## run A
==> flow/design.v <==
module mult_unsigned #(
		parameter WIDTHA = 16,
		parameter WIDTHB = 24,
		parameter PIPELINE_DEPTH = 4
)
(
	input clk,rst,
	input [WIDTHA -1 :0] A,
	input [WIDTHB -1 :0] B,
	output [WIDTHA + WIDTHB - 1:0] result
);
reg [WIDTHA -1 :0] rA;
reg [WIDTHB -1 :0] rB;
reg [WIDTHA + WIDTHB - 1:0] M [PIPELINE_DEPTH-1:0];
integer i;
always @(posedge clk or posedge rst)
begin
	if (rst) begin
		rA <= 0;
		rB <= 0;
		for (i=0; i<PIPELINE_DEPTH; i=i+1)
		  M[i] <=0;
		end
	else
	begin
		rA <= A;
		rB <= B;
		M[0] <= rA * rB;
		for (i=0; i<PIPELINE_DEPTH-1; i=i+1)
			M[i+1] <= M[i];
	end
end
assign result = M[PIPELINE_DEPTH-1];
endmodule
export LEC_CHECK = 0
export CAP_MARGIN = 20
export CELL_PAD_IN_SITES_GLOBAL_PLACEMENT = 0
export CORE_MARGIN = 4
export CORE_UTILIZATION = 42
export CTS_CLUSTER_DIAMETER = 160
export CTS_CLUSTER_SIZE = 100
export HOLD_SLACK_MARGIN = 0.21
export MIN_ROUTING_LAYER = met1
export PLACE_DENSITY = 0.81
export SETUP_SLACK_MARGIN = 3.15
export SLEW_MARGIN = 10
export TNS_END_PERCENT = 20
create_clock -name core_clock -period 11.8 [get_ports {clk}]
run.sh (not shown) runs the stock make flow with config.mk's settings and CLKGATE_MAP_FILE=.
Changes in run B relative to run A:
# run A
export LEC_CHECK = 0
export CAP_MARGIN = 20
export CELL_PAD_IN_SITES_GLOBAL_PLACEMENT = 0
export CORE_MARGIN = 4
export CORE_UTILIZATION = 42
export CTS_CLUSTER_DIAMETER = 160
export CTS_CLUSTER_SIZE = 100
export HOLD_SLACK_MARGIN = 0.21
export MIN_ROUTING_LAYER = met1
export PLACE_DENSITY = 0.81
export SETUP_SLACK_MARGIN = 3.15
export SLEW_MARGIN = 10
export TNS_END_PERCENT = 20
create_clock -name core_clock -period 11.8 [get_ports {clk}]
# run B
export LEC_CHECK = 0
export CAP_MARGIN = 20
export CELL_PAD_IN_SITES_GLOBAL_PLACEMENT = 0
export CORE_MARGIN = 10
export CORE_UTILIZATION = 59
export CTS_CLUSTER_DIAMETER = 160
export CTS_CLUSTER_SIZE = 100
export HOLD_SLACK_MARGIN = 0.21
export MIN_ROUTING_LAYER = met1
export PLACE_DENSITY = 0.81
export SETUP_SLACK_MARGIN = 0.09
export SLEW_MARGIN = 10
export TNS_END_PERCENT = 20
create_clock -name core_clock -period 11.8 [get_ports {clk}]
## What came out
Result for run B and run A: all clean
In the flow results for run B and run A, the sequential share of layout area is smaller on run A.
Reported for run B and run A, number of cells produced by synthesis turned out identical to the last digit.
In the reports for run B and run A, the larger post-route minimum period belongs to run B.
The die span in x in run A is 1.10 times that in run B.
diff inputs: run B => run C
# run B
export LEC_CHECK = 0
export CAP_MARGIN = 20
export CELL_PAD_IN_SITES_GLOBAL_PLACEMENT = 0
export CORE_MARGIN = 10
export CORE_UTILIZATION = 59
export CTS_CLUSTER_DIAMETER = 160
export CTS_CLUSTER_SIZE = 100
export HOLD_SLACK_MARGIN = 0.21
export MIN_ROUTING_LAYER = met1
export PLACE_DENSITY = 0.81
export SETUP_SLACK_MARGIN = 0.09
export SLEW_MARGIN = 10
export TNS_END_PERCENT = 20
create_clock -name core_clock -period 11.8 [get_ports {clk}]
# run C
export LEC_CHECK = 0
export CAP_MARGIN = 20
export CELL_PAD_IN_SITES_GLOBAL_PLACEMENT = 0
export CORE_MARGIN = 2
export CORE_UTILIZATION = 56
export CTS_CLUSTER_SIZE = 96
export HOLD_SLACK_MARGIN = 0.21
export MIN_ROUTING_LAYER = met1
export SLEW_MARGIN = 10
export TNS_END_PERCENT = 50
create_clock -name core_clock -period 5.65 [get_ports {clk}]
--- outcome ---
- From the logs: run C reached the end of the flow and failed the layout checks with negative setup slack.
- Between run C and run B, the final number of hold-violating endpoints does not differ in any meaningful way.
- Per the comparison of run C with run B, wire length grew by 1200 um; minimum clock period after layout went down by 0.70 ns.
- Of the two values seen for beginning of the critical path, rA[6] was produced by run C and rA[1] by run B.
- Comparing run B and run C, the higher core utilization before placement was measured on run B.
- From run B to run C the numbers moved as follows: via count saw an increase; area added between synthesis and finish saw an increase; final clock skew saw a decrease; wire length of the first global-routing pass saw an increase.
- Going from run B to run C, final clock period utilization by the worst path grows by 48 points.

========
// mult_unsigned: RTL as listed in full above, without the edits since
Settings: LEC_CHECK=0, CAP_MARGIN=20, CELL_PAD_IN_SITES_GLOBAL_PLACEMENT=1, CORE_ASPECT_RATIO=1.05, CORE_MARGIN=2, CORE_UTILIZATION=44, CTS_CLUSTER_DIAMETER=314, CTS_CLUSTER_SIZE=36, GPL_TIMING_DRIVEN=1, HOLD_SLACK_MARGIN=0.2, MAX_ROUTING_LAYER=met4, MIN_ROUTING_LAYER=met1, SLEW_MARGIN=15; clock period 11.2 ns.
==> next run, changes <==
CELL_PAD_IN_SITES_GLOBAL_PLACEMENT = default   (was 1)
CORE_ASPECT_RATIO = default   (was 1.05)
CORE_UTILIZATION = 40   (was 44)
CTS_CLUSTER_DIAMETER = default   (was 314)
CTS_CLUSTER_SIZE = default   (was 36)
GPL_TIMING_DRIVEN = default   (was 1)
HOLD_SLACK_MARGIN = default   (was 0.2)
MAX_ROUTING_LAYER = default   (was met4)
MIN_ROUTING_LAYER = default   (was met1)
SLEW_MARGIN = 20   (was 15)
clock period = 6.61 ns   (was 11.2 ns; I/O delays follow)
Effect: The changed run went through all stages and came out clean. Via count goes up by a few percent. Register-to-register slack gets worse by 4.1 ns. Fmax went up by a little under a tenth.
==> next run, changes <==
ABC_AREA = 1   (was default)
CORE_UTILIZATION = 72   (was 40)
CTS_CLUSTER_SIZE = 74   (was default)
PLACE_DENSITY = 0.36   (was default)
clock period = 5.44 ns   (was 6.61 ns; I/O delays follow)
Outcome:
- Now the flow finished with negative setup slack left
- design area went up by roughly a tenth
- flip-flop count does not change
- synthesized cell count climbs by a quarter to a third
- critical path depth went up by 4
- register-to-register slack got worse by 0.56 ns
- global-route usage came out higher by 19 points
- core utilization increases by 43 points
- sequential share of layout area goes down by 2.9 points
==> next run, changes <==
CTS_CLUSTER_SIZE = default   (was 74)
MAX_ROUTING_LAYER = met4   (was default)
PLACE_DENSITY = default   (was 0.36)
SETUP_SLACK_MARGIN = 1.25   (was default)
clock period = 4.33 ns   (was 5.44 ns; I/O delays follow)
The changed run aborted during global routing, error GRT-0232.
Synthesized cell count does not change.
Die size does not change.
Area after synthesis is unchanged.

========
Starts from the design.v that is shown in full above.
make LEC_CHECK=0 ABC_AREA=1 CAP_MARGIN=20 CORE_MARGIN=2 CORE_UTILIZATION=72 SLEW_MARGIN=20 TNS_END_PERCENT=100 finish   # period 5.59 ns
The starting point passed the timing, DRC and antenna checks.
Then changed:
--- a/flow/config.mk
+++ b/flow/config.mk
@@ -8 +7,0 @@
-export ABC_AREA = 1
@@ -11 +10 @@
-export CORE_UTILIZATION = 72
+export CORE_UTILIZATION = 40
@@ -13 +11,0 @@
-export TNS_END_PERCENT = 100
==> flow/constraint.sdc (replaced) <==
create_clock -name core_clock -period 8.0 [get_ports {clk}]
set_input_delay 1.6000 -clock core_clock [delete_from_list [all_inputs] [get_ports {clk}]]
set_output_delay 1.6000 -clock core_clock [all_outputs]
set_load 0.01 [all_outputs]
The new run completed with no timing, DRC or antenna violations; design area shrinks by a little under a tenth; critical path depth shrinks by 2; core utilization shrinks by 39 points; area after synthesis shrinks by a few percent; final cell count shrinks by roughly a tenth; synthesized cell count shrinks by about a fifth; clock skew shrinks by 0.0060 ns.
Then changed:
--- a/flow/config.mk
+++ b/flow/config.mk
@@ -8,0 +9 @@
+export CELL_PAD_IN_SITES_GLOBAL_PLACEMENT = 1
@@ -10 +11,5 @@
-export CORE_UTILIZATION = 40
+export CORE_UTILIZATION = 26
+export CTS_CLUSTER_DIAMETER = 341
+export CTS_CLUSTER_SIZE = 95
+export HOLD_SLACK_MARGIN = -0.07
+export PLACE_DENSITY = 0.89
@@ -11,0 +17 @@
+export TNS_END_PERCENT = 20
Effect: First-iteration DRC count rose by 12%. Routed wire length went up by 1.5%. Worst setup slack stays flat. Utilization went down by 16 points. Via count rises by 0.73%. Global-route usage came out lower by 6.4 points.
Then changed:
==> flow/config.mk (replaced) <==
export PLATFORM = sky130hd
export DESIGN_NAME = mult_unsigned
export DESIGN_NICKNAME = mult_unsigned
export VERILOG_FILES = /design/flow/design.v
export SDC_FILE = /design/flow/constraint.sdc
export NUM_CORES = 4
export LEC_CHECK = 0
export CAP_MARGIN = 35
export CORE_MARGIN = 2
export CORE_UTILIZATION = 40
export HOLD_SLACK_MARGIN = 0.11
export SLEW_MARGIN = 20
Final cell count drops by 11%.
Critical path depth drops by 3.
Register-to-register slack gets better by 0.03 ns.
Final area drops by 1.5%.
Worst setup slack gets better by 0.030 ns.
Maximum frequency climbs by 0.46%.

========
fjord:
// mult_unsigned: RTL as listed in full above, without the edits since
==> flow/config.mk <==
export PLATFORM = sky130hd
export DESIGN_NAME = mult_unsigned
export DESIGN_NICKNAME = mult_unsigned
export VERILOG_FILES = /design/flow/design.v
export SDC_FILE = /design/flow/constraint.sdc
export NUM_CORES = 4
export LEC_CHECK = 0
export CAP_MARGIN = 20
export CELL_PAD_IN_SITES_GLOBAL_PLACEMENT = 0
export CORE_MARGIN = 10
export CORE_UTILIZATION = 59
export CTS_CLUSTER_SIZE = 96
export HOLD_SLACK_MARGIN = 0.21
export MIN_ROUTING_LAYER = met2
export PLACE_DENSITY = 0.67
export SETUP_SLACK_MARGIN = 0.09
export SLEW_MARGIN = 10
export TNS_END_PERCENT = 50
==> flow/constraint.sdc <==
create_clock -name core_clock -period 11.8 [get_ports {clk}]
set_input_delay 2.3600 -clock core_clock [delete_from_list [all_inputs] [get_ports {clk}]]
set_output_delay 2.3600 -clock core_clock [all_outputs]
set_load 0.01 [all_outputs]
fjord completed; timing, DRC and antenna clean
Edits applied to the flow inputs when going from fjord to indigo:
Settings: MIN_ROUTING_LAYER now met1, was met2; HOLD_SLACK_MARGIN no longer set, was 0.21; CORE_UTILIZATION now 72, was 59; CORE_MARGIN now 2, was 10; the clock period (ns, I/O delays scaled along) now 5.95, was 11.8.
### Flow results
- rA[7] as the launching element of the worst setup path was reported by fjord, and rA[4] by indigo.
- [compare] base=fjord new=indigo: multi-input combinational gate total about even; floorplan-stage core utilization picked up an extra 13 points.
- On maximum number of pins on one net before global-route repair, the lower figure sits with indigo, not fjord.
- fjord has lower signed area change from the synthesized netlist to the final layout than indigo.
- Completing all stages was not enough for indigo: its layout failed the final checks because of negative setup slack.
Input-level comparison between amber and indigo:
Settings: changing CTS_CLUSTER_SIZE from 96 to 49; setting HOLD_SLACK_MARGIN to 0.21 for the first time; removing SETUP_SLACK_MARGIN (formerly 0.09); changing CORE_MARGIN from 2 to 10; changing the clock period (ns, I/O delays scaled along) from 5.95 to 5.55.
==> comparison <==
amber -> stages 100% | layout checks FAIL | negative setup slack
amber does worse than indigo on post-DP HPWL.
Detailed-route wire length went up by more than 10% going from indigo to amber.
Reported for amber and indigo, number of nets at floorplan turned out identical to the last digit.
Total core area: indigo vs amber, no meaningful difference
amber vs. indigo: area of all sequential standard cells did not really move, number of cells in the finished layout apart from fillers went up, setup slack went down.
For violet, these inputs were changed with respect to amber:
Settings: swapping 0.67 for 0.63 in PLACE_DENSITY; swapping 49 for 33 in CTS_CLUSTER_SIZE; swapping 10 for 2 in CORE_MARGIN; putting CTS_CLUSTER_DIAMETER at 349 where nothing was set; putting ABC_AREA at 1 where nothing was set; swapping 5.55 for 5.65 in the clock period (ns, I/O delays scaled along).
[summary]
- Summary of amber and violet: one run falls short of a clean finish, namely amber.
- In amber the implementation completed, yet the final layout does not meet the checks, the culprit being negative setup slack.
- Side by side, flop share of the area turned out higher in violet than in amber.
- Synthesized cell count in violet is 432 above amber.
- The layout-stage area growth over the synthesis result in violet sits 9.0 points below the value recorded for amber.
- Utilization: violet vs amber down 5.8 points
- NOTE core region area amber->violet increased by a few percent
